File: config.mk
export PLATFORM = sky130hd
export DESIGN_NAME = SimpleCPU
export DESIGN_NICKNAME = SimpleCPU
export VERILOG_FILES = /design/flow/design.v
export SDC_FILE = /design/flow/constraint.sdc
export NUM_CORES = 4
export LEC_CHECK = 0
export CAP_MARGIN = 20
export CORE_MARGIN = 2
export CORE_UTILIZATION = 26
export SLEW_MARGIN = 20
File: constraint.sdc
create_clock -name core_clock -period 22.2 [get_ports {clk}]
set_input_delay 4.4400 -clock core_clock [delete_from_list [all_inputs] [get_ports {clk}]]
set_output_delay 4.4400 -clock core_clock [all_outputs]
set_load 0.01 [all_outputs]
File: design.v
`timescale 1ns / 1ps
module SimpleCPU(clk, rst, data_fromRAM, wrEn, addr_toRAM, data_toRAM, pCounter);
parameter SIZE = 10;
input clk, rst;
input wire [31:0] data_fromRAM;
output reg wrEn;
output reg [SIZE-1:0] addr_toRAM;
output reg [31:0] data_toRAM;
output reg [SIZE-1:0] pCounter;
reg [ 3:0] opcode, opcodeNext;
reg [13:0] operand1, operand2, operand1Next, operand2Next;
reg [SIZE-1:0]   pCounterNext;
reg [31:0] num1, num2, num1Next, num2Next;
reg [ 3:0] state, stateNext;
always @(posedge clk)begin
	state    <= stateNext;
	pCounter <= pCounterNext;
	opcode   <= opcodeNext;
	operand1 <= operand1Next;
	operand2 <= operand2Next;
	num1     <= num1Next;
	num2     <= num2Next;
end
always @*begin
	stateNext    = state;
	pCounterNext = pCounter;
	opcodeNext   = opcode;
	operand1Next = operand1;
	operand2Next = operand2;
	num1Next     = num1;
	num2Next     = num2;
	addr_toRAM   = 0;
	wrEn         = 0;
	data_toRAM   = 0;
if(rst)
	begin
	stateNext    = 0;
	pCounterNext = 0;
	opcodeNext   = 0;
	operand1Next = 0;
	operand2Next = 0;
	num1Next     = 0;
	num2Next     = 0;
	addr_toRAM   = 0;
	wrEn         = 0;
	data_toRAM   = 0;
	end
else 
	case(state)                       
		0: begin											 
			pCounterNext = pCounter;
			opcodeNext   = opcode;
			operand1Next = 0;
			operand2Next = 0;
			addr_toRAM   = pCounter;
			num2Next     = 0;
			wrEn         = 0;
			data_toRAM   = 0;
			stateNext    = 1;
		end 
		1:begin                    
			pCounterNext = pCounter;
			opcodeNext   = {data_fromRAM[28], data_fromRAM[31:29]};
			operand1Next = data_fromRAM[27:14];
			operand2Next = data_fromRAM[13:0];
			addr_toRAM   = operand1Next;
			num1Next     = data_fromRAM;
			wrEn         = 0;
			data_toRAM   = 0;
			if( {data_fromRAM[28], data_fromRAM[31:29]} == 4'b0101 ) 	begin
				stateNext = 5;
				addr_toRAM = data_fromRAM[13:0];
				num1Next = operand1;
			end
			else if( {data_fromRAM[28], data_fromRAM[31:29]} == 4'b1101 ) 	begin
				stateNext = 6;
				addr_toRAM = data_fromRAM[27:14];
				num1Next = operand1;
			end
			else if(data_fromRAM[28] == 0 )  
				stateNext = 2;  
			else 
				stateNext = 3;
		end
		2: begin          
			pCounterNext = pCounter;
			opcodeNext   = opcode;
			operand1Next = operand1;
			operand2Next = operand2;
			addr_toRAM   = operand2;
			num1Next     = data_fromRAM;
			wrEn         = 0;
			data_toRAM   = operand2;
			stateNext = 3;
		end
		3: begin            
			pCounterNext = pCounter + 1;
			opcodeNext = opcode;
			operand1Next = operand1;
			operand2Next = operand2;
			addr_toRAM = operand1;
			num1Next = num1;
			wrEn = 1;
			stateNext = 0;
			case(opcode)                       
				4'b0000: data_toRAM = num1Next + data_fromRAM;  
				4'b1000: data_toRAM = data_fromRAM + operand2;  
				4'b0001: data_toRAM = ~(num1Next & data_fromRAM);  
				4'b1001: data_toRAM = ~(data_fromRAM & operand2);  
				4'b0010: begin 
					if(data_fromRAM < 32)
						data_toRAM = num1 >> data_fromRAM; 
					else
						data_toRAM = num1 << (data_fromRAM - 32); 
				end
				4'b1010: begin 
					if(operand2 < 32)
						data_toRAM = data_fromRAM >> operand2; 
					else
						data_toRAM = data_fromRAM << (operand2 - 32); 
				end
				4'b0011: data_toRAM = num1Next < data_fromRAM;  
				4'b1011: data_toRAM = data_fromRAM < operand2;  
				4'b0100: data_toRAM = data_fromRAM;  
				4'b1100: data_toRAM = operand2;  
				4'b0101: begin 
					data_toRAM = data_fromRAM;
					addr_toRAM = operand1;
					wrEn = 1;
				end
				4'b1101: begin  
					num2Next = data_fromRAM;
					addr_toRAM = num2;
					data_toRAM = data_fromRAM;
					wrEn = 1;
				end
				4'b0110: begin  
					if(data_fromRAM == 0)
						pCounterNext = num1;
					else
						pCounterNext = pCounter + 1;
					wrEn = 0;
				end
				4'b1110: begin
					pCounterNext = data_fromRAM + operand2;  
					wrEn = 0;
				end
				4'b0111: data_toRAM = num1Next * data_fromRAM;  
				4'b1111: data_toRAM = data_fromRAM * operand2;  
			endcase 
		end
		4:begin                    
			pCounterNext = pCounter + 1;
			opcodeNext   = 4'b0100;
			operand1Next = operand1;
			operand2Next = operand2;
			data_toRAM	 = num2;
			wrEn         = 1; 
			stateNext 	 = 0; 
			if(opcode == 4'b0101)
				addr_toRAM   = operand1;
			else if (opcode == 4'b1101)
				addr_toRAM   = num1 ;
		end
		5: begin      
			pCounterNext = pCounter;
			opcodeNext   = opcode;
			operand1Next = operand1;
			operand2Next = operand2;
			addr_toRAM   = data_fromRAM;
			num1Next     = data_fromRAM;
			wrEn         = 0;
			data_toRAM   = operand2;
			stateNext = 3;
		end
		6: begin      
			pCounterNext = pCounter;
			opcodeNext   = opcode;
			operand1Next = operand1;
			operand2Next = operand2;
			addr_toRAM   = data_fromRAM;
			num1Next     = data_fromRAM;
			num2Next     = data_fromRAM;
			wrEn         = 0;
			data_toRAM   = operand2;
			stateNext = 2;
		end
		default: begin
			stateNext    = 0;
			pCounterNext = 0;
			opcodeNext   = 0;
			operand1Next = 0;
			operand2Next = 0;
			num1Next     = 0;
			num2Next     = 0;
			addr_toRAM   = 0;
			wrEn         = 0;
			data_toRAM   = 0;
		end
	endcase
end
endmodule
File: run.sh
#!/bin/bash
# the make line also repeats each setting of config.mk as NAME=value (left out here)
make -C /OpenROAD-flow-scripts/flow DESIGN_CONFIG=/design/flow/config.mk WORK_HOME=/design/flow/orfs CLKGATE_MAP_FILE= finish
==> run notes, run 1 <==
flow finished, numbers: Worst R2R Start=operand2[4]$_SDFFE_PP0N_, Pre-antenna DRT Iters=9, Worst Min Path Start=operand1[13]$_SDFFE_PP0N_, # setup viols final=0, floorplan net count=6334, combinational group power=approximately 0.001 W, CTS clk-pin slew, worst paths=70 ps, simple-gate share of the synthesized area=0.1928, Die Width=403.1 µm, Relative slew margins=0.1067, clock share of power=0.141, reg2reg setup slack=16780 ps, Sequential Power Share=0.127, Mapped Area=0.04141 mm², ys async rst share=0, DR vias/cell=slightly below 6, post-synthesis adder-cell area fraction=0.4134, count of library flops with an enable pin=0, register share after synthesis=0.04351, Layout Nets=6224, Yosys chip area=0.04141 mm², Critical Path Sink=data_toRAM[31], Routed Antenna Nets=0, slowest CP cell=clkinv_1, P_int=0.0005973 W, Worst Path Arrival=about 14000 ps, Synth Area in XOR/XNOR=0.03744, fin cells=7314, outcome=complete, no violations, initial antenna violation count=19, Gate power share=0.731, yosys aoi share=0.1589, maximum vdd drop=between 0.00004 and 0.00005 V, cts repair resizes=0, Flops after synth=90, tally of yosys warning messages=1, top cells by count, synth=inv_1 (735), fa_1 (682), nand2_1 (675), largest net degree at the start of global routing=~61, mux frac, synth=0.04862, vias in the first global route=41420, Core Util at FP=0.2617, Area growth, synth to finish=8.848%, final setup skew=35.87 ps, r2r worst-path depth=11, placed inst area=0.04470 mm², setup tns final=0 ps, cell family with most CP delay=adder cells, synth unique cells=89, Final Wtd Congestion=1.069, clock root buffer=clkbuf_16, vertical die size=roughly 400 µm, Hold Path Depth=2, TritonCTS Buffers=9, Avg Cell Area, Syn=about 7.8 µm², RSZ-0062 raised after global routing=no, Power Density=just over 30 mW/mm², Core Footprint=0.1582 mm², hpwl dp=~180 mm, WS Path Type=in -> out, Critical Path Start=data_fromRAM[7], Final Slew Violations=0, Net Sw Frac=0.5690, count leader, synth=inv_1, Tot GR Track Use=0.2765, critical path's most frequent cell=fa_1, WL per Instance=~31 µm, die area=0.1625 mm², hold_buf cts=0, Clock Power=~0.00020 W, crit end category=primary output, global-route wire length before repair=319.9 mm, synthesized instance count=5341, clk sinks=90, P_seq=~0.00018 W, top cells by area=fa_1 (33%), ha_1 (8.4%), inv_1 (6.7%), nand2_1 (6.1%), nor2_1 (5.7%), Pwr top=combinational cells, WL final=228.4 mm, crit-path max cell delay=about 1100 ps, post-route cell area=between 0.04 and 0.05 mm², vias=roughly 42000, worst flop-to-flop path endpoint=pCounter[8]$_SDFFE_PP0N_, utilization after layout=0.2849, number of max-cap violations=0, FMAX=53.80 MHz, Leak=19.42 nW, Worst Path Buf+Inv=8, Late-Pin Clk Latency=420 ps, Max Root-Sink Buffers=2, CTS tree=done, period utilization=0.8373, WHS Endpoint=operand1[13]$_SDFFE_PP0N_, fin crit period=18590 ps, Worst setup SP type=primary input, Worst-Margin Slew=1326 ps, critical path depth in cells=28, yosys cell count=5341, Logic family by area=adder cells, HP Class=reg -> reg, DRC viols=0, Max-area cell share=0.3297, IO Port Bufs=86, dominant synthesized flop cell=dfxtp_1, stage-log warning count=72, placed instance count=~7300, GRT overflow=0, H-tree Lvls=3, Row Count=146, required time of the critical path=17760 ps, Switch Pwr=0.0007887 W, Post-CTS Setup Inserts=0, post-synth top area cell=fa_1, 1st-iter DRT viols=5577, Max FO, Critical Path=23, Hold Fails Final Rpt=0, Ports=between 80 and 90
==> metrics by stage <==
stage               total power [W]  hold WS [ps]  setup WS (ps)
global route               0.001444         466.2           3597
CTS                        0.001347         452.3           3903
global placement           0.001138         436.6           4004
finish                     0.001386         453.2           3611
floorplan                 0.0007650         429.5           5592
detailed placement         0.001145         442.8           3943
==> routing by layer <==
layer / vias up / global-route usage / part of all wire
li1: 17240 / - / -
met1: 21380 / 0.3644 / 0.40
met2: 2841 / 0.4100 / 0.42
met3: 649 / 0.06263 / 0.11
met4: 22 / 0.1701 / 0.076
met5: - / 0 / 0.00074
==> layout make-up <==
cell class                      instances  area (µm²)
Antenna cell                            6       15.01
Clock buffer                           11       264.0
Clock inverter                          5       88.84
Fill cell                           17210      113100
Inverter                              760        2853
Multi-Input combinational cell       4107       35330
Sequential cell                        90        1819
Tap cell                             2072        2592
Timing Repair Buffer                  263        2110
==> run 2, diff against run 1 <==
CELL_PAD_IN_SITES_DETAIL_PLACEMENT = 1   (was unset)
CORE_UTILIZATION = 46   (was 26)
CTS_CLUSTER_DIAMETER = 259   (was unset)
CTS_CLUSTER_SIZE = 48   (was unset)
clock period = 23.3 ns   (was 22.2 ns; I/O delays follow)
==> run 2 against run 1 <==
  * Non-clock buffer count fell by 2
  * Clock power fell by 26%
  * Sequential power fell by 5%
  * Clock-buffer cell count rose by 1
  * Critical endpoint is now data_toRAM[24]
  * Final area fell by 2.7%
  * Worst hold slack improved by 0.89 ps
  * Synthesized area did not move
  * Setup slack improved by 840 ps
==> run notes, run 2 <==
flow finished, numbers: mux frac, synth=0.04862 (unchanged), outcome=complete, no violations, count leader, synth=inv_1, Worst-Margin Slew=1307 ps (-18.57 ps), P_int=0.0005479 W (-8.3%), yosys aoi share=0.1589 (unchanged), Yosys chip area=0.04141 mm² (unchanged), P_seq=0.000167 W (-5%), clock share of power=0.111 (-0.030), DR vias/cell=6.713 (+17%), Area growth, synth to finish=5.890%, CTS tree=done, Worst R2R Start=operand2[4]$_SDFFE_PP0N_, CTS clk-pin slew, worst paths=70 ps (about the same), DRC viols=0 (unchanged), Net Sw Frac=0.5785 (+0.009515), WL per Instance=35.51 µm (+14%), critical path's most frequent cell=fa_1, vias in the first global route=44590 (+7.6%), 1st-iter DRT viols=5703 (+2.3%), Worst Min Path Start=num2[4]$_SDFFE_PP0P_, setup tns final=0 ps (unchanged), post-synthesis adder-cell area fraction=0.4134 (unchanged), Avg Cell Area, Syn=7.752 µm² (unchanged), global-route wire length before repair=323.6 mm (+1.1%), crit end category=primary output, period utilization=0.8091 (-0.02821), TritonCTS Buffers=9 (unchanged), HP Class=reg -> reg, count of library flops with an enable pin=0 (unchanged), WHS Endpoint=num2[4]$_SDFFE_PP0P_, tally of yosys warning messages=1 (unchanged), top cells by area=fa_1 (33%), ha_1 (8.4%), inv_1 (6.7%), nand2_1 (6.1%), nor2_1 (5.7%), Worst Path Buf+Inv=7 (-1), top cells by count, synth=inv_1 (735), fa_1 (682), nand2_1 (675), final setup skew=14.82 ps (-21.05 ps), hold_buf cts=0 (unchanged), Relative slew margins=0.1231 (+0.01647), Die Width=304.0 µm (-25%), number of max-cap violations=0 (unchanged), r2r worst-path depth=11 (unchanged), dominant synthesized flop cell=dfxtp_1, Leak=19.37 nW (-0.22%), vertical die size=304.0 µm (-25%), RSZ-0062 raised after global routing=no, WS Path Type=in -> out, Core Footprint=0.08960 mm² (-43%), Final Slew Violations=0 (unchanged), Ports=87 (unchanged), largest net degree at the start of global routing=89 (+46%), Late-Pin Clk Latency=360 ps (-60 ps), Row Count=110 (-25%), Max FO, Critical Path=45 (+96%), Hold Fails Final Rpt=0 (unchanged), Synth Area in XOR/XNOR=0.03744 (unchanged), crit-path max cell delay=660 ps (-420 ps), IO Port Bufs=86 (unchanged), cts repair resizes=0 (unchanged), stage-log warning count=72 (unchanged), Max Root-Sink Buffers=2 (unchanged), post-synth top area cell=fa_1, vias=43110 (+2.3%), Post-CTS Setup Inserts=0 (unchanged), cell family with most CP delay=adder cells, Power Density=29.65 mW/mm² (-3.6%), Core Util at FP=0.4621 (+0.2004), synthesized instance count=5341 (unchanged), combinational group power=0.000988 W (about the same), ys async rst share=0 (unchanged), register share after synthesis=0.04351 (unchanged), placed instance count=6394 (-12%), clk sinks=90 (unchanged), Final Wtd Congestion=1.146 (+7.2%), Routed Antenna Nets=0 (unchanged), synth unique cells=89 (unchanged), clock root buffer=clkbuf_16, fin crit period=between 15000 and 20000 ps, Gate power share=0.760 (+0.029), Switch Pwr=0.0007521 W (-4.6%), slowest CP cell=buf_4, Worst setup SP type=primary input, Pre-antenna DRT Iters=8 (-1), Mapped Area=0.04141 mm² (unchanged), Layout Nets=6222 (-0.032%), critical path depth in cells=28 (unchanged), required time of the critical path=18640 ps (+880 ps), Critical Path Start=data_fromRAM[4], Worst Path Arrival=14190 ps (+40 ps), Max-area cell share=0.3297 (unchanged), WL final=228.0 mm (-0.19%), Tot GR Track Use=0.4863 (+0.2098), initial antenna violation count=17 (-2), floorplan net count=6334 (unchanged), die area=0.09243 mm² (-43%), hpwl dp=176.2 mm (+0.48%), Logic family by area=adder cells, placed inst area=0.04353 mm² (-2.6%), maximum vdd drop=0.00003361 V (-17%), fin cells=6421 (-12%), Pwr top=combinational cells, FMAX=53.04 MHz, GRT overflow=0 (unchanged), simple-gate share of the synthesized area=0.1928 (unchanged), post-route cell area=0.04384 mm² (-2.7%), Hold Path Depth=2 (unchanged), H-tree Lvls=3 (unchanged), worst flop-to-flop path endpoint=pCounter[8]$_SDFFE_PP0N_, reg2reg setup slack=18380 ps (+1600 ps), Critical Path Sink=data_toRAM[24], Sequential Power Share=0.129 (+0.002), yosys cell count=5341 (unchanged), Flops after synth=90 (unchanged), # setup viols final=0 (unchanged), Clock Power=0.000145 W (-26%)
-- run 2: area by class of cell --
cell class | instances | area, µm²
tap | 1176 | 1471
clock inverter | 3 | 25.02
clock buffer | 12 | 256.5
fill | 11030 | 45750
sequential | 90 | 1813
timing repair buffer | 261 | 2082
antenna | 12 | 30.03
inverter | 760 | 2853
multi-input combinational | 4107 | 35310
-- run 2: metal layers --
| metal | routed length, µm | up-vias | global-route usage | part of all wire |
|---|---|---|---|---|
| met2 | 94600 | 3186 | 0.7137 | 0.41 |
| met3 | 29750 | 851 | 0.1412 | 0.13 |
| met4 | 19310 | 8 | 0.3262 | 0.085 |
| met1 | 84290 | 21850 | 0.6211 | 0.37 |
| li1 | - | 17210 | - | - |
| met5 | 46 | - | 0 | 0.00020 |
-- run 2: metrics by stage --
stage                     utilization  total power [W]  hold slack (ps)  setup WS, ps
final                          0.4893         0.001300            454.1          4447
after global routing           0.4890         0.001354            474.7          4275
after CTS                      0.4890         0.001255            455.4          4793
after detailed placement       0.4859         0.001105            445.8          4823
after global placement         0.4858         0.001084            438.5          5051
after floorplan                     -        0.0007289            429.5          6252
==> run 3, diff against run 2 <==
CELL_PAD_IN_SITES_DETAIL_PLACEMENT = unset   (was 1)
CORE_UTILIZATION = 66   (was 46)
CTS_CLUSTER_DIAMETER = unset   (was 259)
CTS_CLUSTER_SIZE = unset   (was 48)
SETUP_SLACK_MARGIN = 1.11   (was unset)
clock period = 11.8 ns   (was 23.3 ns; I/O delays follow)
==> run 3 against run 2 <==
  * The flow now stops in global routing
  * Synthesized area unchanged
  * Synthesized cell count stayed put
  * Die area fell by 30%
==> run notes, run 3 <==
run metrics: outcome=did not finish, Stop stage=global routing, First Error=[ERROR GRT-0116] Global routing finished with congestion. Check the congestion regions in the DRC Viewer., dominant synthesized flop cell=dfxtp_1, Die Width=254.5 µm (-16%), Core Util at FP=0.6697 (+0.2076), H-tree Lvls=3 (unchanged), vertical die size=254.5 µm (-16%), yosys aoi share=0.1589 (unchanged), floorplan net count=6334 (unchanged), count leader, synth=inv_1, hpwl dp=170.0 mm (-3.5%), synth unique cells=89 (unchanged), Max-area cell share=0.3297 (unchanged), Ports=87 (unchanged), simple-gate share of the synthesized area=0.1928 (unchanged), top cells by area=fa_1 (33%), ha_1 (8.4%), inv_1 (6.7%), nand2_1 (6.1%), nor2_1 (5.7%), Mapped Area=0.04141 mm² (unchanged), post-synth top area cell=fa_1, IO Port Bufs=86 (unchanged), clock root buffer=clkbuf_16, Max Root-Sink Buffers=2 (unchanged), Flops after synth=90 (unchanged), Logic family by area=adder cells, count of library flops with an enable pin=0 (unchanged), post-synthesis adder-cell area fraction=0.4134 (unchanged), TritonCTS Buffers=9 (unchanged), placed instance count=6383 (-0.17%), Final Wtd Congestion=1.204 (+5.1%), tally of yosys warning messages=1 (unchanged), register share after synthesis=0.04351 (unchanged), yosys cell count=5341 (unchanged), Row Count=91 (-17%), die area=0.06476 mm² (-30%), Tot GR Track Use=0.8003, top cells by count, synth=inv_1 (735), fa_1 (682), nand2_1 (675), mux frac, synth=0.04862 (unchanged), synthesized instance count=5341 (unchanged), Avg Cell Area, Syn=7.752 µm² (unchanged), clk sinks=90 (unchanged), Synth Area in XOR/XNOR=0.03744 (unchanged), GRT overflow=124, Yosys chip area=0.04141 mm² (unchanged), ys async rst share=0 (unchanged), placed inst area=0.04606 mm² (+5.8%), Core Footprint=0.06183 mm² (-31%)
-- run 3: through the flow --
| step | hold slack (ps) | worst slack [ps] |
|---|---|---|
| after floorplan | 429.4 | 212.2 |
| after detailed placement | 440.9 | -820.2 |
| after global placement | 435.5 | -673.9 |
| after CTS | 449.8 | -60.31 |
-- run 3: repair_timing --
action,CTS
hold buffers,0
pin swaps,118
endpoints found under the hold margin,0
resized,307
setup endpoints to repair,26
buffers inserted,19
-- run 3: metal layers --
layer | overflow | global-route usage
met1 | 3 | 0.8157
met2 | 58 | 0.9353
met3 | 6 | 0.6669
met4 | 56 | 0.7736
met5 | 1 | 0.4263
==> run 4, diff against run 3 <==
CAP_MARGIN = 30   (was 20)
CELL_PAD_IN_SITES_DETAIL_PLACEMENT = 1   (was unset)
CORE_ASPECT_RATIO = 0.95   (was unset)
CORE_MARGIN = 4   (was 2)
CORE_UTILIZATION = 43   (was 66)
CTS_CLUSTER_DIAMETER = 325   (was unset)
CTS_CLUSTER_SIZE = 93   (was unset)
GPL_ROUTABILITY_DRIVEN = 0   (was unset)
MAX_ROUTING_LAYER = met4   (was unset)
MIN_ROUTING_LAYER = met2   (was unset)
PLACE_DENSITY = 0.66   (was unset)
SETUP_SLACK_MARGIN = unset   (was 1.11)
SLEW_MARGIN = 0   (was 20)
TNS_END_PERCENT = 85   (was unset)
clock period = 14.0 ns   (was 11.8 ns; I/O delays follow)
==> run 4 against run 3 <==
  * The flow again stops in global routing
  * Synthesized area unchanged
  * Synthesized cell count unchanged
  * Die area increased by 56%
==> run notes, run 4 <==
run metrics: mux frac, synth=0.04862 (unchanged), top cells by area=fa_1 (33%), ha_1 (8.4%), inv_1 (6.7%), nand2_1 (6.1%), nor2_1 (5.7%), clk sinks=90 (unchanged), cts repair resizes=0 (-100%), Ports=87 (unchanged), Logic family by area=adder cells, clock root buffer=clkbuf_16, Avg Cell Area, Syn=7.752 µm² (unchanged), post-synthesis adder-cell area fraction=0.4134 (unchanged), Tot GR Track Use=0.8351, Max-area cell share=0.3297 (unchanged), IO Port Bufs=86 (unchanged), Die Width=326.4 µm (+28%), post-synth top area cell=fa_1, yosys cell count=5341 (unchanged), Stop stage=global routing, ys async rst share=0 (unchanged), vertical die size=310.5 µm (+22%), Mapped Area=0.04141 mm² (unchanged), synthesized instance count=5341 (unchanged), First Error=[ERROR GRT-0116] Global routing finished with congestion. Check the congestion regions in the DRC Viewer., Post-CTS Setup Inserts=0 (-19), simple-gate share of the synthesized area=0.1928 (unchanged), TritonCTS Buffers=9 (unchanged), yosys aoi share=0.1589 (unchanged), count leader, synth=inv_1, top cells by count, synth=inv_1 (735), fa_1 (682), nand2_1 (675), floorplan net count=6334 (unchanged), synth unique cells=89 (unchanged), Max Root-Sink Buffers=2 (unchanged), hold_buf cts=0 (unchanged), hpwl dp=168.8 mm (-0.70%), Core Footprint=0.09510 mm² (+54%), register share after synthesis=0.04351 (unchanged), Row Count=110 (+21%), dominant synthesized flop cell=dfxtp_1, outcome=did not finish, Synth Area in XOR/XNOR=0.03744 (unchanged), Flops after synth=90 (unchanged), count of library flops with an enable pin=0 (unchanged), tally of yosys warning messages=1 (unchanged), GRT overflow=2863, die area=0.1013 mm² (+56%), H-tree Lvls=3 (unchanged), Core Util at FP=0.4354 (-0.2343), Yosys chip area=0.04141 mm² (unchanged)
run 4: through the flow:
step	setup slack, ps	cell area [µm²]	cells
after global placement	391.7	43950	6535
after CTS	58.79	44340	6556
after detailed placement	64.41	44030	6540
after floorplan	672.5	41410	5341
run 4: routing by layer:
metal	overflow	GRT usage
met5	-	-
met4	288	0.6762
met3	2150	0.9403
met2	425	0.8300
met1	-	-
==> run 5, diff against run 4 <==
ABC_AREA = 1   (was unset)
CAP_MARGIN = 35   (was 30)
CORE_ASPECT_RATIO = 0.56   (was 0.95)
CORE_MARGIN = 2   (was 4)
CORE_UTILIZATION = 40   (was 43)
CTS_CLUSTER_DIAMETER = 59   (was 325)
CTS_CLUSTER_SIZE = unset   (was 93)
GPL_ROUTABILITY_DRIVEN = unset   (was 0)
GPL_TIMING_DRIVEN = 1   (was unset)
HOLD_SLACK_MARGIN = 0.12   (was unset)
MIN_ROUTING_LAYER = unset   (was met2)
PLACE_DENSITY = unset   (was 0.66)
SETUP_SLACK_MARGIN = 0.4   (was unset)
SLEW_MARGIN = 20   (was 0)
TNS_END_PERCENT = 100   (was 85)
clock period = 9.11 ns   (was 14.0 ns; I/O delays follow)
==> run 5 against run 4 <==
  * Now fails the layout checks on negative setup slack
  * Die area is 9.6% higher
  * Synthesized cell count is 23% higher
  * Synthesized area is 4.6% higher
==> run notes, run 5 <==
flow finished, numbers: Critical Path Start=data_fromRAM[15], maximum vdd drop=0.0001037 V, yosys cell count=6561 (+23%), mux frac, synth=0.001387 (-0.04723), vias=52930, die area=0.1110 mm² (+9.6%), Final Wtd Congestion=1.117, hpwl dp=226.7 mm (+34%), RSZ-0062 raised after global routing=yes, Gate power share=0.842, hold_buf cts=0 (unchanged), Worst Path Buf+Inv=9, dominant synthesized flop cell=dfxtp_1, cell family with most CP delay=adder cells, Pwr top=combinational cells, Worst setup SP type=primary input, dpl ws=-2237 ps (-2302 ps), reg2reg setup slack=around 4700 ps, H-tree Lvls=3 (unchanged), HP Class=reg -> reg, global-route wire length before repair=389.7 mm, Row Count=90 (-18%), WS Path Type=in -> out, Area growth, synth to finish=27.74%, Worst Path Arrival=about 9000 ps, Hold Path Depth=2, slowest CP cell=fa_1, WL per Instance=32.70 µm, count leader, synth=nand2_1, top cells by count, synth=nand2_1 (1719), inv_1 (1392), fa_1 (682), CTS tree=done, FMAX=92.59 MHz, Logic family by area=adder cells, Max-area cell share=0.3153 (-0.01447), synth unique cells=65 (-27%), DRC viols=0, Final Slew Violations=0, crit-path max cell delay=630 ps, Layout fillers=around 14000, Layout Nets=8210, clk sinks=90 (unchanged), Avg Cell Area, Syn=6.601 µm² (-15%), Switch Pwr=0.003192 W, # setup viols final=24, Yosys chip area=0.04331 mm² (+4.6%), worst hold slack=472.4 ps, Relative slew margins=0.2698, Ports=87 (unchanged), top cells by area=fa_1 (32%), nand2_1 (15%), inv_1 (12%), ha_1 (8.0%), nand3_1 (4.3%), IO Port Bufs=86 (unchanged), Clock Power=0.000438 W, tally of yosys warning messages=1 (unchanged), fin crit period=approximately 11000 ps, TritonCTS Buffers=9 (unchanged), post-synth top area cell=fa_1, Worst-Margin Slew=1085 ps, floorplan net count=7554 (+19%), combinational group power=0.00474 W, setup ws final=-1690 ps, clock share of power=0.078, GRT overflow=0, Synth Area in XOR/XNOR=0.02528 (-0.01216), initial antenna violation count=18, critical path's most frequent cell=fa_1, required time of the critical path=7290 ps, Routed Antenna Nets=0, WHS Endpoint=num2[0]$_SDFFE_PP0P_, Die Width=443.7 µm (+36%), Power Density=101.6 mW/mm², SO Faults=negative setup slack, Core Footprint=0.1075 mm² (+13%), sequential cell area=~0.0018 mm², utilization after layout=0.5144, DR vias/cell=6.115, Late-Pin Clk Latency=about 410 ps, Core Util at FP=0.4027 (-0.03268), Hold Fails Final Rpt=0, crit end category=primary output, Flops after synth=90 (unchanged), critical path depth in cells=27, number of max-cap violations=0, Net Sw Frac=0.5677, P_int=0.002431 W, count of library flops with an enable pin=0 (unchanged), vias in the first global route=approximately 54000, period utilization=1.185, ys async rst share=0 (unchanged), post-synthesis adder-cell area fraction=0.3953 (-0.01814), CTS clk-pin slew, worst paths=90 ps, Leak=29.28 nW, final setup skew=21.06 ps, simple-gate share of the synthesized area=0.2443 (+0.05152), Pre-antenna DRT Iters=8, setup tns final=-30380 ps, clock root buffer=clkbuf_16, P_seq=0.000449 W, WL final=approximately 280 mm, Max Root-Sink Buffers=2 (unchanged), Tot GR Track Use=0.5029, yosys aoi share=0.1298 (-0.02904), largest net degree at the start of global routing=44, 1st-iter DRT viols=8230, Mapped Area=0.04331 mm² (+4.6%), Worst R2R Start=operand2[2]$_SDFFE_PP0N_, Worst Min Path Start=num2[0]$_SDFFE_PP0P_, r2r worst-path depth=19, Logic cell area=0.03649 mm², Sequential Power Share=0.080, register share after synthesis=0.04160 (-0.001910), stage-log warning count=75, outcome=failed layout checks, synthesized instance count=6561 (+23%), Critical Path Sink=data_toRAM[28], Max FO, Critical Path=21, vertical die size=250.2 µm (-19%), worst flop-to-flop path endpoint=pCounter[9]$_SDFFE_PP0N_
==> run 5: timing repair <==
item                                   in CTS  in global routing
setup buffers                              28                 30
cloned                                      1                  0
setup endpoints to repair                  29                 31
pin swaps                                 128                166
gates resized                             368                273
endpoints found under the hold margin       0                  0
==> run 5: cell type report <==
class,count,area share
antenna,8,0.0003619
tap,1426,0.03225
clock buffer,9,0.004071
timing repair buffer,1035,0.1721
sequential,90,0.03266
inverter,1431,0.09732
multi-input combinational,4650,0.6597
clock inverter,7,0.001515
==> run 5: routing by layer <==
layer | part of all wire | up-vias | GRT usage
li1 | - | 21400 | -
met1 | 0.40 | 26430 | 0.6789
met2 | 0.38 | 4059 | 0.6643
met3 | 0.15 | 1040 | 0.1858
met4 | 0.060 | 0 | 0.2169
met5 | 0 | - | -
==> run 5: per-stage QoR <==
stage / std cells / power, W / area [µm²]
2_1_floorplan: 6561 / 0.002510 / 43980
3_3_place_gp: 8562 / 0.004235 / 52190
3_5_place_dp: 8569 / 0.004417 / 52300
4_1_cts: 8614 / 0.005082 / 53900
5_1_grt: 8655 / 0.005830 / 55320
6_report: 8656 / 0.005622 / 55320
==> run 6, diff against run 5 <==
CAP_MARGIN = 5   (was 35)
CELL_PAD_IN_SITES_DETAIL_PLACEMENT = unset   (was 1)
CORE_ASPECT_RATIO = unset   (was 0.56)
CORE_UTILIZATION = 57   (was 40)
CTS_CLUSTER_DIAMETER = unset   (was 59)
GPL_ROUTABILITY_DRIVEN = 1   (was unset)
GPL_TIMING_DRIVEN = unset   (was 1)
HOLD_SLACK_MARGIN = unset   (was 0.12)
MAX_ROUTING_LAYER = unset   (was met4)
SETUP_SLACK_MARGIN = 0.36   (was 0.4)
SLEW_MARGIN = 30   (was 20)
clock period = 8.92 ns   (was 9.11 ns; I/O delays follow)
==> run 6 against run 5 <==
  * The run now fails in global routing
  * Synthesized cell count did not move
  * Die area decreased by 30%
  * Synthesized area unchanged
==> run notes, run 6 <==
run metrics: hold_buf cts=0 (unchanged), Row Count=101 (+12%), Stop stage=global routing, Tot GR Track Use=0.7776, Synth Area in XOR/XNOR=0.02528 (unchanged), dominant synthesized flop cell=dfxtp_1, simple-gate share of the synthesized area=0.2443 (unchanged), First Error=[ERROR GRT-0232] Routing congestion too high. Check the congestion heatmap in the GUI., floorplan net count=7554 (unchanged), Mapped Area=0.04331 mm² (unchanged), clk sinks=90 (unchanged), ys async rst share=0 (unchanged), vertical die size=279.6 µm (+12%), Max Root-Sink Buffers=2 (unchanged), Die Width=279.6 µm (-37%), register share after synthesis=0.04160 (unchanged), tally of yosys warning messages=1 (unchanged), synthesized instance count=6561 (unchanged), hpwl dp=180.9 mm (-20%), Logic family by area=adder cells, top cells by count, synth=nand2_1 (1719), inv_1 (1392), fa_1 (682), Flops after synth=90 (unchanged), synth unique cells=65 (unchanged), Ports=87 (unchanged), Avg Cell Area, Syn=6.601 µm² (unchanged), post-synthesis adder-cell area fraction=0.3953 (unchanged), IO Port Bufs=86 (unchanged), Yosys chip area=0.04331 mm² (unchanged), die area=0.07820 mm² (-30%), count of library flops with an enable pin=0 (unchanged), yosys cell count=6561 (unchanged), TritonCTS Buffers=9 (unchanged), Max-area cell share=0.3153 (unchanged), post-synth top area cell=fa_1, outcome=did not finish, Core Footprint=0.07557 mm² (-30%), GRT overflow=199, top cells by area=fa_1 (32%), nand2_1 (15%), inv_1 (12%), ha_1 (8.0%), nand3_1 (4.3%), mux frac, synth=0.001387 (unchanged), count leader, synth=nand2_1, Final Wtd Congestion=1.127 (+0.89%), clock root buffer=clkbuf_16, Core Util at FP=0.5731 (+0.1704), yosys aoi share=0.1298 (unchanged), H-tree Lvls=3 (unchanged)
## run 6: stage by stage
step	instances	TNS, ps	cell area (µm²)	util	setup WS (ps)
floorplan	6561	-8648	43980	-	-762.8
global placement	7967	-40250	50340	0.6661	-1980
CTS	8031	-28080	52410	0.6935	-1432
detailed placement	7967	-44630	50350	0.6662	-2199
## run 6: routing by layer
layer,overflow,track usage
met1,19,0.8061
met2,103,0.9190
met3,12,0.6346
met4,64,0.7078
met5,1,0.4465
## run 6: what timing repair did
action / 4_1_cts
endpoints found under the setup margin: 30
cloned: 3
buffers inserted: 45
pin swaps: 204
gates resized: 434
==> run 7, diff against run 6 <==
ABC_AREA = unset   (was 1)
CAP_MARGIN = 40   (was 5)
CORE_UTILIZATION = 72   (was 57)
CTS_CLUSTER_DIAMETER = 360   (was unset)
CTS_CLUSTER_SIZE = 95   (was unset)
GPL_ROUTABILITY_DRIVEN = unset   (was 1)
PLACE_DENSITY = 0.4   (was unset)
SETUP_SLACK_MARGIN = 2.79   (was 0.36)
SLEW_MARGIN = 20   (was 30)
TNS_END_PERCENT = 10   (was 100)
clock period = 12.3 ns   (was 8.92 ns; I/O delays follow)
==> run 7 against run 6 <==
  * The flow again stops in global routing
  * Synthesized cell count decreased by 19%
  * Synthesized area is 4.4% lower
  * Die area shrank 24%
==> run notes, run 7 <==
run metrics: outcome=did not finish, Stop stage=global routing, First Error=[ERROR GRT-0116] Global routing finished with congestion. Check the congestion regions in the DRC Viewer., Flops after synth=90 (unchanged), simple-gate share of the synthesized area=0.1928 (-0.05152), hpwl dp=156.4 mm (-14%), top cells by count, synth=inv_1 (735), fa_1 (682), nand2_1 (675), floorplan net count=6334 (-16%), ys async rst share=0 (unchanged), register share after synthesis=0.04351 (+0.001910), vertical die size=243.8 µm (-13%), Avg Cell Area, Syn=7.752 µm² (+17%), IO Port Bufs=86 (unchanged), Ports=87 (unchanged), mux frac, synth=0.04862 (+0.04723), H-tree Lvls=3 (unchanged), count leader, synth=inv_1, Yosys chip area=0.04141 mm² (-4.4%), clk sinks=90 (unchanged), Logic family by area=adder cells, TritonCTS Buffers=9 (unchanged), Mapped Area=0.04141 mm² (-4.4%), tally of yosys warning messages=1 (unchanged), Core Footprint=0.05660 mm² (-25%), synth unique cells=89 (+37%), top cells by area=fa_1 (33%), ha_1 (8.4%), inv_1 (6.7%), nand2_1 (6.1%), nor2_1 (5.7%), post-synth top area cell=fa_1, Max Root-Sink Buffers=2 (unchanged), synthesized instance count=5341 (-19%), hold_buf cts=0 (unchanged), yosys cell count=5341 (-19%), Die Width=243.8 µm (-13%), Final Wtd Congestion=1.313 (+17%), placed instance count=6221 (-22%), yosys aoi share=0.1589 (+0.02904), dominant synthesized flop cell=dfxtp_1, clock root buffer=clkbuf_16, Max-area cell share=0.3297 (+0.01447), die area=0.05944 mm² (-24%), GRT overflow=20, dpl ws=-678.0 ps (+1521 ps), Synth Area in XOR/XNOR=0.03744 (+0.01216), post-synthesis adder-cell area fraction=0.4134 (+0.01814), Row Count=87 (-14%), Tot GR Track Use=0.7986, count of library flops with an enable pin=0 (unchanged), Core Util at FP=0.7315 (+0.1584)
[run 7: timing repair]
action / 4_1_cts
gates resized: 244
pin swaps: 117
buffers inserted: 32
gates cloned: 1
endpoints found under the setup margin: 32
[run 7: metrics by stage]
step	util	hold slack (ps)	setup TNS, ps	cell area [µm²]
floorplan	-	429.4	0	41660
CTS	0.8221	452.0	0	46540
global placement	0.7969	435.5	-2061	45110
detailed placement	0.7992	442.3	-4262	45240
[run 7: routing by layer]
layer,overflow,GRT usage
met1,0,0.8026
met4,14,0.7597
met2,5,0.9389
met3,1,0.6754
met5,0,0.4747
==> run 8, diff against run 7 <==
CAP_MARGIN = 20   (was 40)
CORE_ASPECT_RATIO = 1.1   (was unset)
CORE_UTILIZATION = 40   (was 72)
CTS_CLUSTER_DIAMETER = 325   (was 360)
CTS_CLUSTER_SIZE = 93   (was 95)
GPL_ROUTABILITY_DRIVEN = 0   (was unset)
MAX_ROUTING_LAYER = met4   (was unset)
MIN_ROUTING_LAYER = met2   (was unset)
PLACE_DENSITY = 0.9   (was 0.4)
SETUP_SLACK_MARGIN = unset   (was 2.79)
TNS_END_PERCENT = unset   (was 10)
clock period = 14.0 ns   (was 12.3 ns; I/O delays follow)
==> run 8 against run 7 <==
  * The flow again stops in global routing
  * Synthesized area is the same
  * Die area grew 79%
  * Synthesized cell count is the same
==> run notes, run 8 <==
run metrics: synthesized instance count=5341 (unchanged), Row Count=123 (+41%), synth unique cells=89 (unchanged), clock root buffer=clkbuf_16, Ports=87 (unchanged), Core Footprint=0.1025 mm² (+81%), Avg Cell Area, Syn=7.752 µm² (unchanged), Tot GR Track Use=0.7267, TritonCTS Buffers=9 (unchanged), count of library flops with an enable pin=0 (unchanged), Max-area cell share=0.3297 (unchanged), Synth Area in XOR/XNOR=0.03744 (unchanged), First Error=[ERROR GRT-0116] Global routing finished with congestion. Check the congestion regions in the DRC Viewer., tally of yosys warning messages=1 (unchanged), clk sinks=90 (unchanged), yosys cell count=5341 (unchanged), Stop stage=global routing, mux frac, synth=0.04862 (unchanged), top cells by area=fa_1 (33%), ha_1 (8.4%), inv_1 (6.7%), nand2_1 (6.1%), nor2_1 (5.7%), Yosys chip area=0.04141 mm² (unchanged), Max Root-Sink Buffers=2 (unchanged), top cells by count, synth=inv_1 (735), fa_1 (682), nand2_1 (675), Mapped Area=0.04141 mm² (unchanged), post-synthesis adder-cell area fraction=0.4134 (unchanged), floorplan net count=6334 (unchanged), ys async rst share=0 (unchanged), Die Width=310.8 µm (+27%), H-tree Lvls=3 (unchanged), Core Util at FP=0.4040 (-0.3275), yosys aoi share=0.1589 (unchanged), IO Port Bufs=86 (unchanged), register share after synthesis=0.04351 (unchanged), simple-gate share of the synthesized area=0.1928 (unchanged), Flops after synth=90 (unchanged), post-synth top area cell=fa_1, GRT overflow=3669, dominant synthesized flop cell=dfxtp_1, count leader, synth=inv_1, vertical die size=341.4 µm (+40%), dpl ws=165.4 ps (+843.5 ps), die area=0.1061 mm² (+79%), placed inst area=0.04399 mm² (-2.8%), Logic family by area=adder cells, outcome=did not finish, hpwl dp=141.8 mm (-9.3%)
run 8: stage by stage:
stage / cells / utilization / hold slack [ps]
2_1_floorplan: 5341 / - / 429.5
3_3_place_gp: 6612 / 0.4291 / 436.0
3_5_place_dp: 6612 / 0.4291 / 441.2
4_1_cts: 6628 / 0.4321 / 452.4
run 8: routing by layer:
metal	overflow	global-route usage
met5	-	-
met4	456	0.5780
met3	2231	0.8104
met2	982	0.7312
met1	-	-
run 8: timing repair:
action,4_1_cts
buffers inserted,0
hold buffers,0
cloned,0
gates resized,1
setup endpoints to repair,1
==> run 9, diff against run 8 <==
CORE_ASPECT_RATIO = unset   (was 1.1)
CORE_UTILIZATION = 66   (was 40)
CTS_CLUSTER_DIAMETER = 337   (was 325)
CTS_CLUSTER_SIZE = unset   (was 93)
GPL_ROUTABILITY_DRIVEN = unset   (was 0)
MAX_ROUTING_LAYER = unset   (was met4)
MIN_ROUTING_LAYER = unset   (was met2)
PLACE_DENSITY = unset   (was 0.9)
SETUP_SLACK_MARGIN = -0.79   (was unset)
clock period = 11.0 ns   (was 14.0 ns; I/O delays follow)
==> run 9 against run 8 <==
  * The run again fails in global routing
  * Synthesized cell count is the same
  * Synthesized area unchanged
  * Die area fell by 39%
==> run notes, run 9 <==
run metrics: outcome=did not finish, Stop stage=global routing, First Error=[ERROR GRT-0232] Routing congestion too high. Check the congestion heatmap in the GUI., hold_buf cts=0 (unchanged), top cells by count, synth=inv_1 (735), fa_1 (682), nand2_1 (675), register share after synthesis=0.04351 (unchanged), post-synthesis adder-cell area fraction=0.4134 (unchanged), tally of yosys warning messages=1 (unchanged), yosys cell count=5341 (unchanged), Final Wtd Congestion=1.210, Row Count=91 (-26%), clk sinks=90 (unchanged), Max Root-Sink Buffers=2 (unchanged), Die Width=254.5 µm (-18%), GRT overflow=5, Synth Area in XOR/XNOR=0.03744 (unchanged), TritonCTS Buffers=9 (unchanged), Mapped Area=0.04141 mm² (unchanged), hpwl dp=169.3 mm (+19%), die area=0.06476 mm² (-39%), simple-gate share of the synthesized area=0.1928 (unchanged), top cells by area=fa_1 (33%), ha_1 (8.4%), inv_1 (6.7%), nand2_1 (6.1%), nor2_1 (5.7%), Ports=87 (unchanged), Max-area cell share=0.3297 (unchanged), synth unique cells=89 (unchanged), post-synth top area cell=fa_1, mux frac, synth=0.04862 (unchanged), ys async rst share=0 (unchanged), Tot GR Track Use=0.7741, yosys aoi share=0.1589 (unchanged), dominant synthesized flop cell=dfxtp_1, Flops after synth=90 (unchanged), synthesized instance count=5341 (unchanged), floorplan net count=6334 (unchanged), Yosys chip area=0.04141 mm² (unchanged), Avg Cell Area, Syn=7.752 µm² (unchanged), IO Port Bufs=86 (unchanged), count leader, synth=inv_1, vertical die size=254.5 µm (-25%), count of library flops with an enable pin=0 (unchanged), Core Footprint=0.06183 mm² (-40%), H-tree Lvls=3 (unchanged), Logic family by area=adder cells, Core Util at FP=0.6697 (+0.2657), clock root buffer=clkbuf_16
==> run 9: what timing repair did <==
item | in CTS
gates resized | 68
setup buffers | 6
endpoints found under the setup margin | 16
pin swaps | 17
==> run 9: routing by layer <==
layer / global-route usage / GRT overflow
met5: 0.4233 / 0
met4: 0.7197 / 5
met3: 0.6620 / 0
met2: 0.9115 / 0
met1: 0.7826 / 0
==> run 9: per-stage QoR <==
| step | std cells | utilization | power, W | area, µm² | setup slack (ps) |
|---|---|---|---|---|---|
| 4_1_cts | 6501 | 0.7629 | 0.002830 | 47170 | -899.4 |
| 3_5_place_dp | 6484 | 0.7550 | 0.002494 | 46680 | -1374 |
| 3_3_place_gp | 6484 | 0.7549 | 0.002416 | 46670 | -1236 |
| 2_1_floorplan | 5341 | - | 0.001546 | 41430 | -760.7 |
==> run 10, diff against run 9 <==
ABC_AREA = 1   (was unset)
CAP_MARGIN = 35   (was 20)
CORE_UTILIZATION = 40   (was 66)
CTS_CLUSTER_DIAMETER = 196   (was 337)
HOLD_SLACK_MARGIN = 0.3   (was unset)
SETUP_SLACK_MARGIN = unset   (was -0.79)
TNS_END_PERCENT = 10   (was unset)
clock period = 14.0 ns   (was 11.0 ns; I/O delays follow)
==> run 10 against run 9 <==
  * Now clean on timing, DRC and antenna
  * Die area up 71%
  * Synthesized cell count up 23%
  * Synthesized area up 4.6%
==> run notes, run 10 <==
flow finished, numbers: top cells by count, synth=nand2_1 (1719), inv_1 (1392), fa_1 (682), H-tree Lvls=3 (unchanged), Sequential Power Share=0.112, Ports=87 (unchanged), largest net degree at the start of global routing=~53, Worst setup SP type=primary input, Core Footprint=0.1072 mm² (+73%), ys async rst share=0 (unchanged), Leak=24.73 nW, synth unique cells=65 (-27%), 1st-iter DRT viols=between 6000 and 7000, P_int=0.001060 W, global-route wire length before repair=between 300 and 400 mm, number of max-cap violations=0, worst hold slack=467.5 ps, clock root buffer=clkbuf_16, die area=0.1109 mm² (+71%), CTS tree=done, Die Width=333.0 µm (+31%), tally of yosys warning messages=1 (unchanged), Yosys chip area=0.04331 mm² (+4.6%), Layout Nets=7448, required time of the critical path=11200 ps, DRC viols=0, fin crit period=13650 ps, crit-path max cell delay=approximately 610 ps, slowest CP cell=clkdlybuf4s50_1, Logic family by area=adder cells, r2r worst-path depth=19, Post-CTS Setup Inserts=0 (-6), Pre-antenna DRT Iters=7, Row Count=120 (+32%), Layout fillers=11550, setup tns final=0 ps, floorplan net count=7554 (+19%), post-route cell area=0.04607 mm², P_seq=0.000300 W, Logic cell area=0.03450 mm², simple-gate share of the synthesized area=0.2443 (+0.05152), final setup skew=19.62 ps, Late-Pin Clk Latency=410 ps, DR vias/cell=5.816, critical path depth in cells=28, Mapped Area=0.04331 mm² (+4.6%), outcome=complete, no violations, Max FO, Critical Path=12, vias in the first global route=44810, Critical Path Sink=data_toRAM[31], initial antenna violation count=9, Max-area cell share=0.3153 (-0.01447), Flops after synth=90 (unchanged), maximum vdd drop=~0.00006 V, WHS Endpoint=num2[9]$_SDFFE_PP0P_, combinational group power=roughly 0.0021 W, Worst Path Buf+Inv=6, Core Util at FP=0.4040 (-0.2658), hold_buf cts=0 (unchanged), count of library flops with an enable pin=0 (unchanged), post-synthesis adder-cell area fraction=0.3953 (-0.01814), Routed Antenna Nets=0, Worst R2R Start=operand2[2]$_SDFFE_PP0N_, count leader, synth=nand2_1, Switch Pwr=about 0.0016 W, Power Density=57.99 mW/mm², vias=45780, utilization after layout=0.4297, stage-log warning count=72, placed inst area=0.04572 mm² (-2.1%), FMAX=73.23 MHz, Final Slew Violations=0, CTS clk-pin slew, worst paths=80 ps, Hold Fails Final Rpt=0, cell family with most CP delay=adder cells, yosys cell count=6561 (+23%), reg2reg setup slack=9240 ps, post-synth top area cell=fa_1, yosys aoi share=0.1298 (-0.02904), Worst-Margin Slew=roughly 1000 ps, vertical die size=333.0 µm (+31%), IO Port Bufs=86 (unchanged), Tot GR Track Use=0.3780, sequential cell area=~0.0018 mm², Pwr top=combinational cells, GRT overflow=0, # setup viols final=0, Clock Power=0.000279 W, TritonCTS Buffers=9 (unchanged), synthesized instance count=6561 (+23%), dominant synthesized flop cell=dfxtp_1, Critical Path Start=data_fromRAM[7], Hold Path Depth=2, Area growth, synth to finish=6.371%, hpwl dp=167.9 mm (-0.83%), Worst Path Arrival=around 11000 ps, Avg Cell Area, Syn=6.601 µm² (-15%), Synth Area in XOR/XNOR=0.02528 (-0.01216), critical path's most frequent cell=fa_1, Max Root-Sink Buffers=2 (unchanged), Worst Min Path Start=num2[9]$_SDFFE_PP0P_, RSZ-0062 raised after global routing=no, WL final=211.2 mm, crit end category=primary output, worst flop-to-flop path endpoint=pCounter[9]$_SDFFE_PP0N_, WS Path Type=in -> out, Net Sw Frac=0.6033, HP Class=reg -> reg, top cells by area=fa_1 (32%), nand2_1 (15%), inv_1 (12%), ha_1 (8.0%), nand3_1 (4.3%), Final Wtd Congestion=1.117 (-7.7%), period utilization=0.9753, clock share of power=0.105, register share after synthesis=0.04160 (-0.001910), mux frac, synth=0.001387 (-0.04723), WL per Instance=26.84 µm, clk sinks=90 (unchanged), Gate power share=0.783, Relative slew margins=0.3258, Final Total Pwr=~0.0027 W
## run 10: per-stage QoR
step | worst slack, ps | std cells
3_5_place_dp | 447.0 | 7845
5_1_grt | 21.74 | 7863
6_report | 345.2 | 7871
4_1_cts | 412.2 | 7861
3_3_place_gp | 519.1 | 7837
2_1_floorplan | 1774 | 6561
## run 10: repair_timing
| item | in CTS | in global routing |
|---|---|---|
| setup endpoints to repair | 0 | 1 |
| gates resized | 0 | 1 |
| endpoints found under the hold margin | 0 | 0 |
## run 10: layout make-up
class | instances | area share
Sequential cell | 90 | 0.03922
Antenna cell | 8 | 0.0004346
Tap cell | 1403 | 0.03811
Multi-Input combinational cell | 4650 | 0.7489
Inverter | 1431 | 0.1168
Clock inverter | 7 | 0.001765
Clock buffer | 9 | 0.004889
Timing Repair Buffer | 273 | 0.04995
## run 10: routing by layer
metal,GRT usage,wire [µm],vias up
met1,0.5180,85300,22380
met2,0.5502,86440,2909
li1,-,-,19880
met4,0.1984,13690,6
met5,0,47,-
met3,0.09082,25760,601
==> run 11, diff against run 10 <==
CAP_MARGIN = 20   (was 35)
CTS_CLUSTER_DIAMETER = 219   (was 196)
CTS_CLUSTER_SIZE = 100   (was unset)
HOLD_SLACK_MARGIN = -0.07   (was 0.3)
SETUP_SLACK_MARGIN = 3.37   (was unset)
TNS_END_PERCENT = 40   (was 10)
==> run 11 against run 10 <==
  * Synthesized area unchanged
  * Critical path type unchanged
  * Global-route usage increased by 1.8 points
  * Die area unchanged
  * Clock-buffer cell count rose by 1
  * Synthesized cell count is the same
  * Largest cell class unchanged
  * Flip-flop count unchanged
  * Combinational power is 19% higher
  * Total power rose by 16%
  * First-iteration DRC count decreased by 5.6%
  * Via count up 2.1%
==> run notes, run 11 <==
flow finished, numbers: Area growth, synth to finish=15.06%, die area=0.1109 mm² (unchanged), Core Footprint=0.1072 mm² (unchanged), global-route wire length before repair=318.9 mm (+3.7%), setup ws final=1754 ps (+1409 ps), count leader, synth=nand2_1, critical path depth in cells=32 (+14%), Routed Antenna Nets=0 (unchanged), CTS tree=done, period utilization=0.8747 (-0.1006), Worst-Margin Slew=1176 ps (+175.1 ps), clock share of power=0.095 (-0.010), Synth Area in XOR/XNOR=0.02528 (unchanged), GRT overflow=0 (unchanged), DRC viols=0 (unchanged), register share after synthesis=0.04160 (unchanged), worst flop-to-flop path endpoint=pCounter[9]$_SDFFE_PP0N_, floorplan net count=7554 (unchanged), hold_buf cts=0 (unchanged), dpl ws=610.4 ps (+163.4 ps), WHS Endpoint=num2[6]$_SDFFE_PP0P_, simple-gate share of the synthesized area=0.2443 (unchanged), Power Density=61.94 mW/mm² (+6.8%), IO Port Bufs=86 (unchanged), Worst R2R Start=operand2[2]$_SDFFE_PP0N_, WL final=224.0 mm (+6.0%), yosys cell count=6561 (unchanged), post-synthesis adder-cell area fraction=0.3953 (unchanged), Die Width=333.0 µm (unchanged), Late-Pin Clk Latency=420 ps (about the same), combinational group power=0.00249 W (+19%), Sequential Power Share=0.097 (-0.015), Layout Nets=7589 (+1.9%), r2r worst-path depth=19 (unchanged), # setup viols final=0 (unchanged), H-tree Lvls=3 (unchanged), Net Sw Frac=0.5733 (-0.02999), yosys aoi share=0.1298 (unchanged), fin cells=8014 (+1.8%), slowest CP cell=fa_2, Clock Power=0.000292 W (+5%), Hold Path Depth=2 (unchanged), final setup skew=21.74 ps (+2.118 ps), HP Class=reg -> reg, Critical Path Sink=data_toRAM[30], largest net degree at the start of global routing=56 (+5.7%), cell family with most CP delay=adder cells, Pre-antenna DRT Iters=9 (+2), TritonCTS Buffers=9 (unchanged), Worst Path Buf+Inv=11 (+5), top cells by count, synth=nand2_1 (1719), inv_1 (1392), fa_1 (682), crit end category=primary output, required time of the critical path=11200 ps (about the same), WL per Instance=27.95 µm (+4.1%), Worst setup SP type=primary input, P_int=0.001317 W (+24%), mux frac, synth=0.001387 (unchanged), Relative slew margins=0.1959 (-0.1300), RSZ-0062 raised after global routing=yes, Max Root-Sink Buffers=2 (unchanged), clk sinks=90 (unchanged), Row Count=120 (unchanged), vias in the first global route=45410 (+1.4%), Hold Fails Final Rpt=0 (unchanged), dominant synthesized flop cell=dfxtp_1, Max FO, Critical Path=7 (-5), WS Path Type=in -> out, setup tns final=0 ps (unchanged), Avg Cell Area, Syn=6.601 µm² (unchanged), Pwr top=combinational cells, critical path's most frequent cell=fa_1, Ports=87 (unchanged), vias=46720 (+2.1%), Worst Min Path Start=num2[6]$_SDFFE_PP0P_, stage-log warning count=75 (+4.2%), synthesized instance count=6561 (unchanged), fin crit period=12250 ps (-1409 ps), maximum vdd drop=0.00006802 V (+13%), Switch Pwr=0.001770 W (+9.8%), Mapped Area=0.04331 mm² (unchanged), placed instance count=7857 (+0.15%), Logic family by area=adder cells, Flops after synth=90 (unchanged), Tot GR Track Use=0.3961 (+0.01806), Leak=26.11 nW (+5.6%), synth unique cells=65 (unchanged), number of max-cap violations=0 (unchanged), initial antenna violation count=17 (+8), Final Wtd Congestion=1.068 (-4.4%), CTS clk-pin slew, worst paths=70 ps (about the same), Core Util at FP=0.4040 (unchanged), top cells by area=fa_1 (32%), nand2_1 (15%), inv_1 (12%), ha_1 (8.0%), nand3_1 (4.3%), hpwl dp=168.7 mm (+0.46%), FMAX=81.66 MHz (+12%), reg2reg setup slack=9340 ps (+100 ps), DR vias/cell=5.830 (+0.25%), count of library flops with an enable pin=0 (unchanged), clock root buffer=clkbuf_16, Critical Path Start=data_fromRAM[3], Final Slew Violations=0 (unchanged), Worst Path Arrival=9450 ps (-1400 ps), Yosys chip area=0.04331 mm² (unchanged), Max-area cell share=0.3153 (unchanged), outcome=complete, no violations, vertical die size=333.0 µm (unchanged), Gate power share=0.808 (+0.025), 1st-iter DRT viols=5908 (-5.6%), P_seq=0.000300 W (about the same), tally of yosys warning messages=1 (unchanged), post-synth top area cell=fa_1, crit-path max cell delay=600 ps (about the same), ys async rst share=0 (unchanged)
-- run 11: metal layers --
layer,global-route usage,routed length (µm)
met4,0.2545,18710
met2,0.5801,91750
met1,0.5091,85680
met3,0.1154,27700
met5,0,166
-- run 11: area by class of cell --
type / instances / area (µm²)
diodes: 10 / 25.02
clock buffers: 10 / 239.0
clock inverters: 6 / 71.32
fillers: 11170 / 57370
inverters: 1431 / 5381
multi-input cells: 4650 / 35990
flip-flops and latches: 90 / 1812
well taps: 1403 / 1755
repair buffers: 414 / 4552
-- run 11: what timing repair did --
action                                  4_1_cts  5_1_grt
endpoints found under the hold margin         0        0
endpoints found under the setup margin       32       32
cloned                                       16        3
pin swaps                                   170      136
gates resized                               414      138
setup buffers                                83       29
-- run 11: metrics by stage --
step / power [W] / area [µm²] / utilization / hold WS (ps)
2_1_floorplan: 0.001627 / 43880 / - / 442.2
3_3_place_gp: 0.002345 / 45980 / 0.4289 / 452.0
3_5_place_dp: 0.002347 / 45980 / 0.4289 / 452.7
4_1_cts: 0.002900 / 48990 / 0.4570 / 465.2
5_1_grt: 0.003269 / 49810 / 0.4646 / 484.4
6_report: 0.003087 / 49830 / 0.4648 / 466.7
==> run 12, diff against run 11 <==
ABC_AREA = unset   (was 1)
CORE_UTILIZATION = 66   (was 40)
CTS_CLUSTER_DIAMETER = unset   (was 219)
CTS_CLUSTER_SIZE = unset   (was 100)
HOLD_SLACK_MARGIN = unset   (was -0.07)
SETUP_SLACK_MARGIN = -0.72   (was 3.37)
TNS_END_PERCENT = unset   (was 40)
clock period = 9.92 ns   (was 14.0 ns; I/O delays follow)
==> run 12 against run 11 <==
  * Die area is 42% lower
  * Synthesized area shrank 4.4%
  * The run now fails in global routing
  * Synthesized cell count fell by 19%
==> run notes, run 12 <==
run metrics: clock root buffer=clkbuf_16, Max-area cell share=0.3297 (+0.01447), Core Util at FP=0.6697 (+0.2658), Flops after synth=90 (unchanged), TritonCTS Buffers=9 (unchanged), H-tree Lvls=3 (unchanged), vertical die size=254.5 µm (-24%), Tot GR Track Use=0.8673, Stop stage=global routing, top cells by count, synth=inv_1 (735), fa_1 (682), nand2_1 (675), Core Footprint=0.06183 mm² (-42%), hold_buf cts=0 (unchanged), post-synthesis adder-cell area fraction=0.4134 (+0.01814), Yosys chip area=0.04141 mm² (-4.4%), GRT overflow=317, IO Port Bufs=86 (unchanged), clk sinks=90 (unchanged), top cells by area=fa_1 (33%), ha_1 (8.4%), inv_1 (6.7%), nand2_1 (6.1%), nor2_1 (5.7%), Logic family by area=adder cells, Synth Area in XOR/XNOR=0.03744 (+0.01216), post-synth top area cell=fa_1, yosys aoi share=0.1589 (+0.02904), count leader, synth=inv_1, Final Wtd Congestion=1.252 (+17%), dominant synthesized flop cell=dfxtp_1, Ports=87 (unchanged), synth unique cells=89 (+37%), First Error=[ERROR GRT-0232] Routing congestion too high. Check the congestion heatmap in the GUI., mux frac, synth=0.04862 (+0.04723), register share after synthesis=0.04351 (+0.001910), dpl ws=-2072 ps (-2683 ps), count of library flops with an enable pin=0 (unchanged), outcome=did not finish, Die Width=254.5 µm (-24%), die area=0.06476 mm² (-42%), simple-gate share of the synthesized area=0.1928 (-0.05152), Avg Cell Area, Syn=7.752 µm² (+17%), synthesized instance count=5341 (-19%), placed inst area=0.04732 mm² (+2.9%), tally of yosys warning messages=1 (unchanged), Mapped Area=0.04141 mm² (-4.4%), ys async rst share=0 (unchanged), yosys cell count=5341 (-19%), Row Count=91 (-24%), hpwl dp=170.8 mm (+1.3%), floorplan net count=6334 (-16%), Max Root-Sink Buffers=2 (unchanged)
## run 12: per-layer routing
metal | GRT usage | overflow
met1 | 0.8745 | 21
met5 | 0.5962 | 5
met2 | 0.9589 | 148
met4 | 0.8430 | 120
met3 | 0.7879 | 23
## run 12: timing repair
item	CTS
cloned	1
endpoints found under the setup margin	20
gates resized	264
buffers inserted	26
pin swaps	111
## run 12: stage by stage
step | total power [W] | std cells
2_1_floorplan | 0.001735 | 5341
3_3_place_gp | 0.002719 | 6539
3_5_place_dp | 0.002801 | 6539
4_1_cts | 0.003252 | 6547
==> run 13, diff against run 12 <==
ABC_AREA = 1   (was unset)
CORE_UTILIZATION = 72   (was 66)
CTS_CLUSTER_DIAMETER = 55   (was unset)
CTS_CLUSTER_SIZE = 21   (was unset)
PLACE_DENSITY_LB_ADDON = 0.24   (was unset)
SETUP_SLACK_MARGIN = 0.88   (was -0.72)
clock period = 3.6 ns   (was 9.92 ns; I/O delays follow)
==> run 13 against run 12 <==
  * The flow again stops in global routing
  * Synthesized cell count increased by 23%
  * Synthesized area increased by 4.6%
  * Die area decreased by 4.1%
==> run notes, run 13 <==
run metrics: outcome=did not finish, Stop stage=global routing, First Error=[ERROR GRT-0116] Global routing finished with congestion. Check the congestion regions in the DRC Viewer., floorplan net count=7554 (+19%), Synth Area in XOR/XNOR=0.02528 (-0.01216), H-tree Lvls=3 (unchanged), clk sinks=90 (unchanged), Ports=87 (unchanged), register share after synthesis=0.04160 (-0.001910), top cells by area=fa_1 (32%), nand2_1 (15%), inv_1 (12%), ha_1 (8.0%), nand3_1 (4.3%), yosys aoi share=0.1298 (-0.02904), clock root buffer=clkbuf_16, tally of yosys warning messages=1 (unchanged), Row Count=89 (-2.2%), die area=0.06213 mm² (-4.1%), Logic family by area=adder cells, count of library flops with an enable pin=0 (unchanged), placed inst area=0.05364 mm² (+13%), mux frac, synth=0.001387 (-0.04723), dominant synthesized flop cell=dfxtp_1, Final Wtd Congestion=1.322 (+5.6%), Max Root-Sink Buffers=2 (unchanged), top cells by count, synth=nand2_1 (1719), inv_1 (1392), fa_1 (682), Mapped Area=0.04331 mm² (+4.6%), post-synthesis adder-cell area fraction=0.3953 (-0.01814), Core Footprint=0.05924 mm² (-4.2%), Core Util at FP=0.7310 (+0.06129), ys async rst share=0 (unchanged), vertical die size=249.3 µm (-2.1%), GRT overflow=6392, simple-gate share of the synthesized area=0.2443 (+0.05152), Avg Cell Area, Syn=6.601 µm² (-15%), hold_buf cts=0 (unchanged), hpwl dp=181.0 mm (+5.9%), Flops after synth=90 (unchanged), post-synth top area cell=fa_1, yosys cell count=6561 (+23%), synth unique cells=65 (-27%), Die Width=249.3 µm (-2.1%), placed instance count=8208 (+26%), Tot GR Track Use=1.079, Max-area cell share=0.3153 (-0.01447), TritonCTS Buffers=9 (unchanged), synthesized instance count=6561 (+23%), IO Port Bufs=86 (unchanged), Yosys chip area=0.04331 mm² (+4.6%), count leader, synth=nand2_1
[run 13: repair_timing]
action,4_1_cts
endpoints found under the hold margin,0
resized,812
cloned,8
setup buffers,97
pin swaps,260
endpoints found under the setup margin,86
[run 13: per-stage QoR]
stage               total power [W]  worst slack, ps  utilization
global placement            0.01037            -5113       0.9055
detailed placement          0.01113            -5423       0.9055
CTS                         0.01347            -4621       0.9661
floorplan                  0.006413            -3955            -
[run 13: layer usage]
metal,GRT usage,overflow
met5,0.7606,33
met4,1.161,1260
met2,1.353,4632
met3,0.9025,239
met1,0.9549,228
Power and IR drop assume default switching activity.
